==> flow/design.v (excerpt) <==
module blockRunner(
    input wire CLK,              
    input wire RST_BTN,          
    output wire VGA_HS_O,        
    output wire VGA_VS_O,        
    output reg [3:0] VGA_R,      
    output reg [3:0] VGA_G,      
    output reg [3:0] VGA_B,      
    output wire a, ba, c, d, e, f, g,
    output wire a1, ba1, c1, d1, e1, f1, g1,
    output wire a2, ba2, c2, d2, e2, f2, g2,
    output wire a3, ba3, c3, d3, e3, f3, g3,
    input SW0,
    input KEY0,
    input KEY1,
    input KEY2,
    input KEY3
    );
Settings: LEC_CHECK=0, ABC_AREA=1, CAP_MARGIN=20, CELL_PAD_IN_SITES_DETAIL_PLACEMENT=2, CELL_PAD_IN_SITES_GLOBAL_PLACEMENT=1, CORE_ASPECT_RATIO=0.52, CORE_MARGIN=7, CORE_UTILIZATION=65, CTS_CLUSTER_DIAMETER=107, CTS_CLUSTER_SIZE=37, MAX_ROUTING_LAYER=met5, PLACE_DENSITY=0.61, SETUP_SLACK_MARGIN=0.03, SLEW_MARGIN=20, TNS_END_PERCENT=55; clock period 5.82 ns.
run.sh (not shown) runs the stock make flow with config.mk's settings and CLKGATE_MAP_FILE=.
The starting point failed in global placement without I/O.
Next try:
CELL_PAD_IN_SITES_DETAIL_PLACEMENT = not set   (was 2)
CELL_PAD_IN_SITES_GLOBAL_PLACEMENT = not set   (was 1)
CORE_ASPECT_RATIO = not set   (was 0.52)
CORE_MARGIN = 2   (was 7)
CORE_UTILIZATION = 62   (was 65)
CTS_CLUSTER_DIAMETER = not set   (was 107)
CTS_CLUSTER_SIZE = not set   (was 37)
MAX_ROUTING_LAYER = not set   (was met5)
PLACE_DENSITY = not set   (was 0.61)
SETUP_SLACK_MARGIN = not set   (was 0.03)
TNS_END_PERCENT = not set   (was 55)
clock period = 3.58 ns   (was 5.82 ns; I/O delays follow)
Effect: The changed run ran to the end with violations: negative setup slack. Die area went down by 5.5%. Synthesized cell count does not change. Area after synthesis is unchanged.
Next try:
ABC_AREA = not set   (was 1)
CORE_UTILIZATION = 40   (was 62)
SETUP_SLACK_MARGIN = 1.05   (was not set)
clock period = 8.31 ns   (was 3.58 ns; I/O delays follow)
This time the run passed the timing, design-rule and antenna checks.
Synthesized cell count drops by about 16%.
Total power drops by 64%.
Design area drops by 14%.
Cell count drops by 17%.
Area after synthesis drops by 2.1%.
First-iteration DRC count drops by 50%.
Next try:
CORE_UTILIZATION = 9   (was 40)
SETUP_SLACK_MARGIN = not set   (was 1.05)
clock period = 10.9 ns   (was 8.31 ns; I/O delays follow)
=>
- core utilization goes down by 34 points
- die size goes up to 4.4 times its value
- cell area goes up by 12%
- non-clock buffer count goes down by 18
- global-route usage goes down by 16 points

Starting RTL as in the previous note.
Design blockRunner, start of the top module:
module blockRunner(
    input wire CLK,              
    input wire RST_BTN,          
    output wire VGA_HS_O,        
    output wire VGA_VS_O,        
    output reg [3:0] VGA_R,      
    output reg [3:0] VGA_G,      
    output reg [3:0] VGA_B,      
    output wire a, ba, c, d, e, f, g,
    output wire a1, ba1, c1, d1, e1, f1, g1,
    output wire a2, ba2, c2, d2, e2, f2, g2,
    output wire a3, ba3, c3, d3, e3, f3, g3,
    input SW0,
    input KEY0,
    input KEY1,
    input KEY2,
    input KEY3
    );
export LEC_CHECK = 0
export CAP_MARGIN = 20
export CORE_MARGIN = 2
export CORE_UTILIZATION = 70
export SETUP_SLACK_MARGIN = -0.27
export SLEW_MARGIN = 20
create_clock -name core_clock -period 4.64 [get_ports {CLK}]
The baseline ran to the end with violations: negative setup slack.
Next try:
CTS_CLUSTER_SIZE = 47   (was not set)
SETUP_SLACK_MARGIN = 0.65   (was -0.27)
clock period = 4.45 ns   (was 4.64 ns; I/O delays follow)
This time the run did not get past global routing (5_1_grt) with GRT-0232.
Synthesized area stays the same.
Synthesized cell count does not change.
Die size is unchanged.
Next try:
CORE_UTILIZATION = 17   (was 70)
CTS_CLUSTER_SIZE = not set   (was 47)
SETUP_SLACK_MARGIN = not set   (was 0.65)
clock period = 8.31 ns   (was 4.45 ns; I/O delays follow)
Outcome: The changed run finished with timing, DRC and antenna clean. Die size rises to 4.0 times its value. Synthesized area does not change. Synthesized cell count stays the same.
Next try:
ABC_AREA = 1   (was not set)
CORE_UTILIZATION = 70   (was 17)
HOLD_SLACK_MARGIN = -0.09   (was not set)
SETUP_SLACK_MARGIN = 0.99   (was not set)
clock period = 5.6 ns   (was 8.31 ns; I/O delays follow)
=> Final area stays flat; register-to-register slack gets worse by 0.98 ns; utilization goes up by 61 points; synthesized cell count goes up by about a fifth; worst setup slack gets worse by 0.017 ns.
Power is estimated from default activity; no workload was simulated.
